==> inputs of job 4002 <==
==> flow/design.v <==
`timescale 1ns / 1ps
module sorting_system(
    input wire clk,              
    input wire rst_n,            
    input wire btn_manual_1,     
    input wire btn_manual_2,     
    input wire sensor_out,
    output wire s0, s1,
    output wire s2, s3,
    output wire led_r, led_g, led_b,
    input wire ir_sensor,        
    output wire servo_pwm_1,     
    output wire servo_pwm_2,     
    output wire led_ir_status    
);
    wire [1:0] detected_color;  
    tcs3200_core_v3 #(
        .SAMPLE_TIME(2500)
    ) color_sensor_inst (
        .clk(clk), .rst_n(rst_n),
        .sensor_out(sensor_out),
        .s0(s0), .s1(s1), .s2(s2), .s3(s3),
        .color_id(detected_color),
        .led_r(led_r), .led_g(led_g), .led_b(led_b)
    );
    reg ir_s1, ir_s2;
    wire ir_edge;
    always @(posedge clk) begin
        if (rst_n) begin
            ir_s1 <= 1'b1;
            ir_s2 <= 1'b1;
        end else begin
            ir_s1 <= ir_sensor;
            ir_s2 <= ir_s1;
        end
    end
    assign ir_edge = (ir_s2 == 1'b1 && ir_s1 == 1'b0);
    assign led_ir_status = ~ir_s2;  
    reg trig_1, trig_2;
    always @(posedge clk) begin
        if (rst_n) begin
            trig_1 <= 0;
            trig_2 <= 0;
        end else begin
            trig_1 <= 0;
            trig_2 <= 0;
            if (ir_edge) begin
                if (detected_color == 2'd1) trig_1 <= 1;
                else if (detected_color == 2'd2) trig_2 <= 1;
            end
        end
    end
    servo_core #(
        .START_DELAY(26250),
        .HOLD_TIME(30000)
    ) servo_1_inst (
        .clk(clk), .rst_n(rst_n),
        .activate(trig_1 | btn_manual_1),
        .pwm_out(servo_pwm_1)
    );
    servo_core #(
        .START_DELAY(50000),
        .HOLD_TIME(30000)
    ) servo_2_inst (
        .clk(clk), .rst_n(rst_n),
        .activate(trig_2 | btn_manual_2),
        .pwm_out(servo_pwm_2)
    );
endmodule
module tcs3200_core_v3(
    input clk, rst_n, sensor_out,
    output wire s0, s1,
    output reg s2, s3,
    output reg [1:0] color_id,
    output reg led_r, led_g, led_b
);
    assign s0 = 1; assign s1 = 1;  
    parameter SAMPLE_TIME = 12500000;  
    localparam RED=0, BLUE=1, GREEN=2;
    reg [1:0] state;
    reg [31:0] timer, counter;
    reg [31:0] r_val, g_val, b_val;
    reg s_in_d, s_in_d2;
    wire s_edge = s_in_d & ~s_in_d2;
    always @(posedge clk) begin
        if (rst_n) begin s_in_d <= 1'b0; s_in_d2 <= 1'b0; end
        else begin s_in_d <= sensor_out; s_in_d2 <= s_in_d; end
    end
    always @(posedge clk) begin
        if (rst_n) begin
            state <= RED; timer <= 0; counter <= 0; s2 <= 0; s3 <= 0;
            r_val <= 0; g_val <= 0; b_val <= 0;
            color_id <= 0; led_r<=0; led_g<=0; led_b<=0;
        end else begin
            if (timer < SAMPLE_TIME) begin
                timer <= timer + 1;
                if (s_edge) counter <= counter + 1;
            end else begin
                timer <= 0; counter <= 0;
                case(state)
                    RED: begin r_val <= counter; state <= BLUE; s2<=0; s3<=1; end
                    BLUE: begin b_val <= counter; state <= GREEN; s2<=1; s3<=1; end
                    GREEN: begin
                        g_val <= counter; state <= RED; s2<=0; s3<=0;
                        if ((r_val + g_val + b_val) > 1000) begin
                            if(r_val > g_val && r_val > b_val) begin
                                color_id <= 1; led_r<=1; led_g<=0; led_b<=0;
                            end else if(g_val > r_val && g_val > b_val) begin
                                color_id <= 2; led_r<=0; led_g<=1; led_b<=0;
                            end else if(b_val > r_val && b_val > g_val) begin
                                color_id <= 3; led_r<=0; led_g<=0; led_b<=1;
                            end
                        end else begin
                             led_r<=0; led_g<=0; led_b<=0;
                        end
                    end
                    default: begin state <= RED; s2<=0; s3<=0; end
                endcase
            end
        end
    end
endmodule
module servo_core #(
    parameter START_DELAY = 0,       
    parameter HOLD_TIME = 125000000  
)(
    input clk, rst_n, activate,
    output reg pwm_out
);
    parameter PWM_TOP = 2500;        
    parameter MIN_PULSE = 62;        
    parameter TARGET_PULSE = 146;    
    parameter STEP = 1;              
    reg [31:0] cnt;
    reg [31:0] duty;
    localparam IDLE=0, WAIT_DELAY=1, MOVE=2, HOLD=3, RETURN=4;
    reg [2:0] state;
    reg [31:0] general_timer;  
    always @(posedge clk) begin
        if (rst_n) begin
            state <= IDLE; duty <= MIN_PULSE; general_timer <= 0;
            cnt <= 0; pwm_out <= 0;
        end else begin
            if (cnt < PWM_TOP) cnt <= cnt + 1; else cnt <= 0;
            pwm_out <= (cnt < duty) ? 1 : 0;
            case(state)
                IDLE: begin
                    duty <= MIN_PULSE;
                    general_timer <= 0;
                    if (activate) begin
                        if (START_DELAY > 0) state <= WAIT_DELAY;
                        else state <= MOVE;
                    end
                end
                WAIT_DELAY: begin
                    if (general_timer < START_DELAY) begin
                        general_timer <= general_timer + 1;
                    end else begin
                        general_timer <= 0;
                        state <= MOVE;
                    end
                end
                MOVE: begin
                    if (duty < TARGET_PULSE) duty <= duty + STEP;
                    else begin
                        duty <= TARGET_PULSE;
                        general_timer <= 0;
                        state <= HOLD;
                    end
                end
                HOLD: begin
                    if (general_timer < HOLD_TIME) general_timer <= general_timer + 1;
                    else state <= RETURN;
                end
                RETURN: begin
                    if (duty > MIN_PULSE) duty <= duty - STEP;
                    else state <= IDLE;
                end
                default: state <= IDLE;
            endcase
        end
    end
endmodule
==> flow/run.sh <==
#!/bin/bash
# the make line also repeats each setting of config.mk as NAME=value (left out here)
make -C /OpenROAD-flow-scripts/flow DESIGN_CONFIG=/design/flow/config.mk WORK_HOME=/design/flow/orfs CLKGATE_MAP_FILE= finish
==> flow/config.mk <==
export PLATFORM = sky130hd
export DESIGN_NAME = sorting_system
export DESIGN_NICKNAME = sorting_system
export VERILOG_FILES = /design/flow/design.v
export SDC_FILE = /design/flow/constraint.sdc
export NUM_CORES = 4
export LEC_CHECK = 0
export ABC_AREA = 1
export CAP_MARGIN = 0
export CORE_MARGIN = 2
export CORE_UTILIZATION = 72
export CTS_CLUSTER_DIAMETER = 103
export GPL_ROUTABILITY_DRIVEN = 0
export SLEW_MARGIN = 20
==> flow/constraint.sdc <==
create_clock -name core_clock -period 2.63 [get_ports {clk}]
set_input_delay 0.5260 -clock core_clock [delete_from_list [all_inputs] [get_ports {clk}]]
set_output_delay 0.5260 -clock core_clock [all_outputs]
set_load 0.01 [all_outputs]
==> inputs of job 962, as changes to job 4002 <==
Settings changed: ABC_AREA 1 to default, CAP_MARGIN 0 to 20, CORE_UTILIZATION 72 to 71, CTS_CLUSTER_DIAMETER 103 to default, GPL_ROUTABILITY_DRIVEN 0 to default.
==> flow/constraint.sdc (replaced) <==
create_clock -name core_clock -period 4.33 [get_ports {clk}]
set_input_delay 0.8660 -clock core_clock [delete_from_list [all_inputs] [get_ports {clk}]]
set_output_delay 0.8660 -clock core_clock [all_outputs]
set_load 0.01 [all_outputs]
==> inputs of job 8217, as changes to job 4002 <==
Settings changed: ABC_AREA 1 to default, CAP_MARGIN 0 to 20, CTS_CLUSTER_DIAMETER 103 to default, GPL_ROUTABILITY_DRIVEN 0 to default.
==> flow/constraint.sdc (replaced) <==
create_clock -name core_clock -period 4.06 [get_ports {clk}]
set_input_delay 0.8120 -clock core_clock [delete_from_list [all_inputs] [get_ports {clk}]]
set_output_delay 0.8120 -clock core_clock [all_outputs]
set_load 0.01 [all_outputs]
==> impl_metrics.env <==
# source this file to load flow results
export IMPL_ys_cells=2595
export IMPL_chipArea_um2=31370
export IMPL_grt_pass1_wl_mm=85.58
export IMPL_status="finished clean"
export IMPL_p_sw_share_pct=22.67
export IMPL_post_cts_setup_buffer_count=0
export IMPL_fin_setup_tns_ns=0
export IMPL_grt_pass1_vias=18030
That was job 962.
==> impl_metrics.env <==
# source this file to load flow results
export IMPL_grt_pass1_wl_mm=96.48
export IMPL_chipArea_um2=31760
export IMPL_status="complete, but fails checks"
export IMPL_setup_viol=5
export IMPL_fin_setup_tns_ns=-2.115
export IMPL_so_faults="setup timing"
export IMPL_grt_pass1_vias=21220
export IMPL_setup_slack_ns=-0.4509
That was job 4002.
==> impl_metrics.env <==
# source this file to load flow results
export IMPL_setup_slack_ns=-0.08281
export IMPL_fin_nets=2914
export IMPL_setup_viol=5
export IMPL_chipArea_um2=30940
export IMPL_ys_cells=2595
export IMPL_grt_pass1_wl_mm=90.16
export IMPL_num_nonclk_buffers=94
export IMPL_so_faults="setup timing"
export IMPL_post_cts_setup_buffer_count=4
export IMPL_grt_pass1_vias=19020
export IMPL_status="complete, but fails checks"
export IMPL_p_sw_share_pct=22.71
That was job 8217.
